==> 01-20 <==
==> flow/design.v <==
module non_restoring_divider #(
    parameter DATA_WIDTH = 32
) (
    input  logic                    clk_i,
    input  logic                    clk_en_i,
    input  logic                    rst_n_i,
    input  logic [DATA_WIDTH - 1:0] dividend_i,
    input  logic [DATA_WIDTH - 1:0] divisor_i,
    input  logic                    data_valid_i,
    output logic [DATA_WIDTH - 1:0] quotient_o,
    output logic [DATA_WIDTH - 1:0] remainder_o,
    output logic                    divide_by_zero_o,
    output logic                    data_valid_o,
    output logic                    idle_o
);
    localparam COUNTER_WIDTH = $clog2(DATA_WIDTH);
    typedef enum logic [1:0] {IDLE, DIVIDE, RESTORE} fsm_state_t;
    typedef struct packed {
        logic                    rem_sign;
        logic [DATA_WIDTH - 1:0] remainder;
        logic [DATA_WIDTH - 1:0] quotient;
    } result_t;
    fsm_state_t state_CRT, state_NXT;
        always_ff @(posedge clk_i) begin : state_register
            if (!rst_n_i) begin
                state_CRT <= IDLE;
            end else if (clk_en_i) begin
                state_CRT <= state_NXT;
            end
        end : state_register
    result_t partial_CRT, partial_NXT;
    logic [DATA_WIDTH - 1:0] divisor_CRT, divisor_NXT;
        always_ff @(posedge clk_i) begin : datapath_register
            if (clk_en_i) begin
                partial_CRT <= partial_NXT;
                divisor_CRT <= divisor_NXT;
            end
        end : datapath_register
    logic [COUNTER_WIDTH - 1:0] iter_count_CRT, iter_count_NXT;
        always_ff @(posedge clk_i) begin : counter 
            if (clk_en_i) begin
                iter_count_CRT <= iter_count_NXT;
            end
        end : counter 
    logic divide_by_zero_CRT, divide_by_zero_NXT;
        always_ff @(posedge clk_i) begin : status_register
            if (!rst_n_i) begin
                divide_by_zero_CRT <= 1'b0;
            end else if (clk_en_i) begin
                divide_by_zero_CRT <= divide_by_zero_NXT;
            end
        end : status_register
    result_t pair_shifted;
        always_comb begin : fsm_logic 
            divide_by_zero_NXT = divide_by_zero_CRT;
            iter_count_NXT = iter_count_CRT;
            partial_NXT = partial_CRT;
            divisor_NXT = divisor_CRT;
            state_NXT = state_CRT;
            pair_shifted = 'b0;
            remainder_o = partial_CRT.remainder;
            data_valid_o = 1'b0;
            idle_o = 1'b0;
            case (state_CRT) 
                IDLE: begin 
                    if (data_valid_i) begin
                        state_NXT = DIVIDE;
                    end
                    divide_by_zero_NXT = (divisor_i == '0);
                    partial_NXT.rem_sign = 1'b0;
                    partial_NXT.quotient = dividend_i;
                    partial_NXT.remainder = '0;
                    divisor_NXT = divisor_i;
                    iter_count_NXT = '0;
                    idle_o = 1'b1;
                end
                DIVIDE: begin
                    state_NXT = (iter_count_CRT == (DATA_WIDTH - 1)) ? RESTORE : state_CRT;
                    iter_count_NXT = iter_count_CRT + 1;
                    pair_shifted = partial_CRT << 1; 
                    if (partial_CRT.rem_sign) begin
                        {partial_NXT.rem_sign, partial_NXT.remainder} = {pair_shifted.rem_sign, pair_shifted.remainder} + divisor_CRT;
                    end else begin
                        {partial_NXT.rem_sign, partial_NXT.remainder} = {pair_shifted.rem_sign, pair_shifted.remainder} - divisor_CRT;
                    end
                    partial_NXT.quotient = {pair_shifted.quotient[DATA_WIDTH - 1:1], !partial_NXT.rem_sign};
                end
                RESTORE: begin
                    state_NXT = IDLE;
                    data_valid_o = 1'b1;
                    idle_o = 1'b0;
                    if (partial_CRT.rem_sign) begin
                        {partial_NXT.rem_sign, partial_NXT.remainder} = {partial_CRT.rem_sign, partial_CRT.remainder} + divisor_CRT;
                    end
                    remainder_o = partial_NXT.remainder;
                end
            endcase
        end : fsm_logic
    assign quotient_o = partial_CRT.quotient;
    assign divide_by_zero_o = divide_by_zero_CRT;
endmodule
==> flow/run.sh <==
#!/bin/bash
# the make line also repeats each setting of config.mk as NAME=value (left out here)
make -C /OpenROAD-flow-scripts/flow DESIGN_CONFIG=/design/flow/config.mk WORK_HOME=/design/flow/orfs CLKGATE_MAP_FILE= finish
==> flow/config.mk <==
export PLATFORM = sky130hd
export DESIGN_NAME = non_restoring_divider
export DESIGN_NICKNAME = non_restoring_divider
export VERILOG_FILES = /design/flow/design.v
export SDC_FILE = /design/flow/constraint.sdc
export NUM_CORES = 4
export LEC_CHECK = 0
export CAP_MARGIN = 25
export CELL_PAD_IN_SITES_DETAIL_PLACEMENT = 0
export CELL_PAD_IN_SITES_GLOBAL_PLACEMENT = 0
export CORE_ASPECT_RATIO = 0.5
export CORE_MARGIN = 2
export CORE_UTILIZATION = 56
export CTS_CLUSTER_DIAMETER = 356
export CTS_CLUSTER_SIZE = 98
export GPL_ROUTABILITY_DRIVEN = 0
export GPL_TIMING_DRIVEN = 1
export PLACE_DENSITY = 0.36
export SETUP_SLACK_MARGIN = -0.63
export SLEW_MARGIN = 20
export TNS_END_PERCENT = 10
==> flow/constraint.sdc <==
create_clock -name core_clock -period 6.55 [get_ports {clk_i}]
set_input_delay 1.3100 -clock core_clock [delete_from_list [all_inputs] [get_ports {clk_i}]]
set_output_delay 1.3100 -clock core_clock [all_outputs]
set_load 0.01 [all_outputs]
==> inputs of 03-16, as changes to 01-20 <==
CAP_MARGIN = 20   (was 25)
CELL_PAD_IN_SITES_DETAIL_PLACEMENT = unset   (was 0)
CELL_PAD_IN_SITES_GLOBAL_PLACEMENT = unset   (was 0)
CORE_ASPECT_RATIO = unset   (was 0.5)
CORE_UTILIZATION = 72   (was 56)
CTS_CLUSTER_DIAMETER = 134   (was 356)
CTS_CLUSTER_SIZE = 97   (was 98)
GPL_ROUTABILITY_DRIVEN = unset   (was 0)
GPL_TIMING_DRIVEN = unset   (was 1)
PLACE_DENSITY = unset   (was 0.36)
SETUP_SLACK_MARGIN = 1.3   (was -0.63)
==> flow/constraint.sdc (replaced) <==
create_clock -name core_clock -period 4.58 [get_ports {clk_i}]
set_input_delay 0.9160 -clock core_clock [delete_from_list [all_inputs] [get_ports {clk_i}]]
set_output_delay 0.9160 -clock core_clock [all_outputs]
set_load 0.01 [all_outputs]
==> results <==
quantity	03-16	01-20
Dpl cells	1173	1219
FP Rows	40	32
Pre-Place Util	0.730	0.569
Aoi share	0.191	0.191
Chip Footprint	13000 sq um	16600 sq um
Die X	114 um	180 um
Result of the run	stopped before the end	finished clean
Stage where the flow stopped	5_1_grt	-
Vertical die dimension	114 um	92.1 um
Post-CTS Repair Setup Buffers	37	0
Area of the core	11900 sq um	15300 sq um
Cells resized by post-CTS repair	93	0
Placement Cell Area	10100 sq um	10000 sq um
Worst setup slack before clock tree synthesis	0.285 ns	1.71 ns
Post-DP HPWL	18300 um	17400 um

==> try-xenon: inputs <==
// non_restoring_divider: RTL as listed in full above, without the edits since
make LEC_CHECK=0 ABC_AREA=1 CAP_MARGIN=20 CORE_MARGIN=2 CORE_UTILIZATION=68 CTS_CLUSTER_DIAMETER=247 CTS_CLUSTER_SIZE=22 SETUP_SLACK_MARGIN=0.85 SLEW_MARGIN=20 finish   # period 2.99 ns
run.sh (not shown) runs the stock make flow with config.mk's settings and CLKGATE_MAP_FILE=.
==> inputs of try-violet, as changes to try-xenon <==
- CORE_UTILIZATION: 68 -> 72
- CTS_CLUSTER_DIAMETER: 247 -> 280
- CTS_CLUSTER_SIZE: 22 -> 97
- SETUP_SLACK_MARGIN: 0.85 -> not set
- TNS_END_PERCENT: not set -> 10
==> flow/constraint.sdc (replaced) <==
create_clock -name core_clock -period 4.5 [get_ports {clk_i}]
set_input_delay 0.9000 -clock core_clock [delete_from_list [all_inputs] [get_ports {clk_i}]]
set_output_delay 0.9000 -clock core_clock [all_outputs]
set_load 0.01 [all_outputs]
==> inputs of try-quartz, as changes to try-xenon <==
- ABC_AREA: 1 -> not set
- CORE_UTILIZATION: 68 -> 58
- CTS_CLUSTER_DIAMETER: 247 -> not set
- CTS_CLUSTER_SIZE: 22 -> not set
- SETUP_SLACK_MARGIN: 0.85 -> not set
==> flow/constraint.sdc (replaced) <==
create_clock -name core_clock -period 3.69 [get_ports {clk_i}]
set_input_delay 0.7380 -clock core_clock [delete_from_list [all_inputs] [get_ports {clk_i}]]
set_output_delay 0.7380 -clock core_clock [all_outputs]
set_load 0.01 [all_outputs]
==> impl_metrics.toml <==
# synthesis and place-and-route metrics
[logic_synthesis]
syn_area_per_cell_um2 = 6.37
yosysUniqueCellTypes = 46
ys_cells = 1680
fa_ha_area_share_pct = 8.33
top_cells_by_count = "nand2_1 (662), inv_1 (253), nor2_1 (150)"
synth.cellmix.simpleShare_pct = 38.1
top_cell_area_share_pct = 28.6
yosys.area_share.aoi_pct = 8.50
synthMostInstantiatedCell = "nand2_1"
fp_nets = 1818
yosys.stat.seqShare_pct = 29.4

[placement]
dp_hpwl_mm = 26.4
dp.cells = 1942
pre_cts_ws_ns = 0.735
gp_congestion = 1.01

[floorplanning]
core_area_um2 = 14500
die_h_um = 126

[outcome]
status = "timing/DRC/antenna clean"
Source of the figures above: try-violet

==> impl_metrics.toml <==
# implementation run metrics
[placement]
dp_hpwl_mm = 29.8
dp.cells = 2102
gp_congestion = 1.02
pre_cts_ws_ns = -0.279

[outcome]
haltStage = "clock tree synthesis (4_1_cts)"
status = "did not finish"
tool.error = "[ERROR DPL-0038] Utilization greater than 100%, impossible to legalize"

[logic_synthesis]
synthMostInstantiatedCell = "nand2_1"
fa_ha_area_share_pct = 8.33
top_cell_area_share_pct = 28.6
yosys.area_share.aoi_pct = 8.50
yosysUniqueCellTypes = 46
syn_area_per_cell_um2 = 6.37
yosys.stat.seqShare_pct = 29.4
synth.cellmix.simpleShare_pct = 38.1
ys_cells = 1680
synth_area_um2 = 10700
fp_nets = 1818
top_cells_by_count = "nand2_1 (662), inv_1 (253), nor2_1 (150)"

[floorplanning]
die_h_um = 129
Source of the figures above: try-xenon

==> impl_metrics.toml <==
# synthesis and place-and-route metrics
[outcome]
status = "finished with violations"
failed_checks = "negative setup slack"

[logic_synthesis]
fa_ha_area_share_pct = 10.2
top_cells_by_count = "edfxtp_1 (102), nand2_1 (102), a21oi_1 (76)"
fp_nets = 1071
syn_area_per_cell_um2 = 9.32
synth.cellmix.simpleShare_pct = 14.7
top_cell_area_share_pct = 35.2
yosys.stat.seqShare_pct = 36.1

[placement]
dp.cells = 1399
gp_congestion = 0.971
pre_cts_ws_ns = -0.691

[floorplanning]
die_h_um = 126
core_area_um2 = 14600

[timing]
layout_setup_ws_ns = -0.867
finalSetupViolCount = 49
Source of the figures above: try-quartz

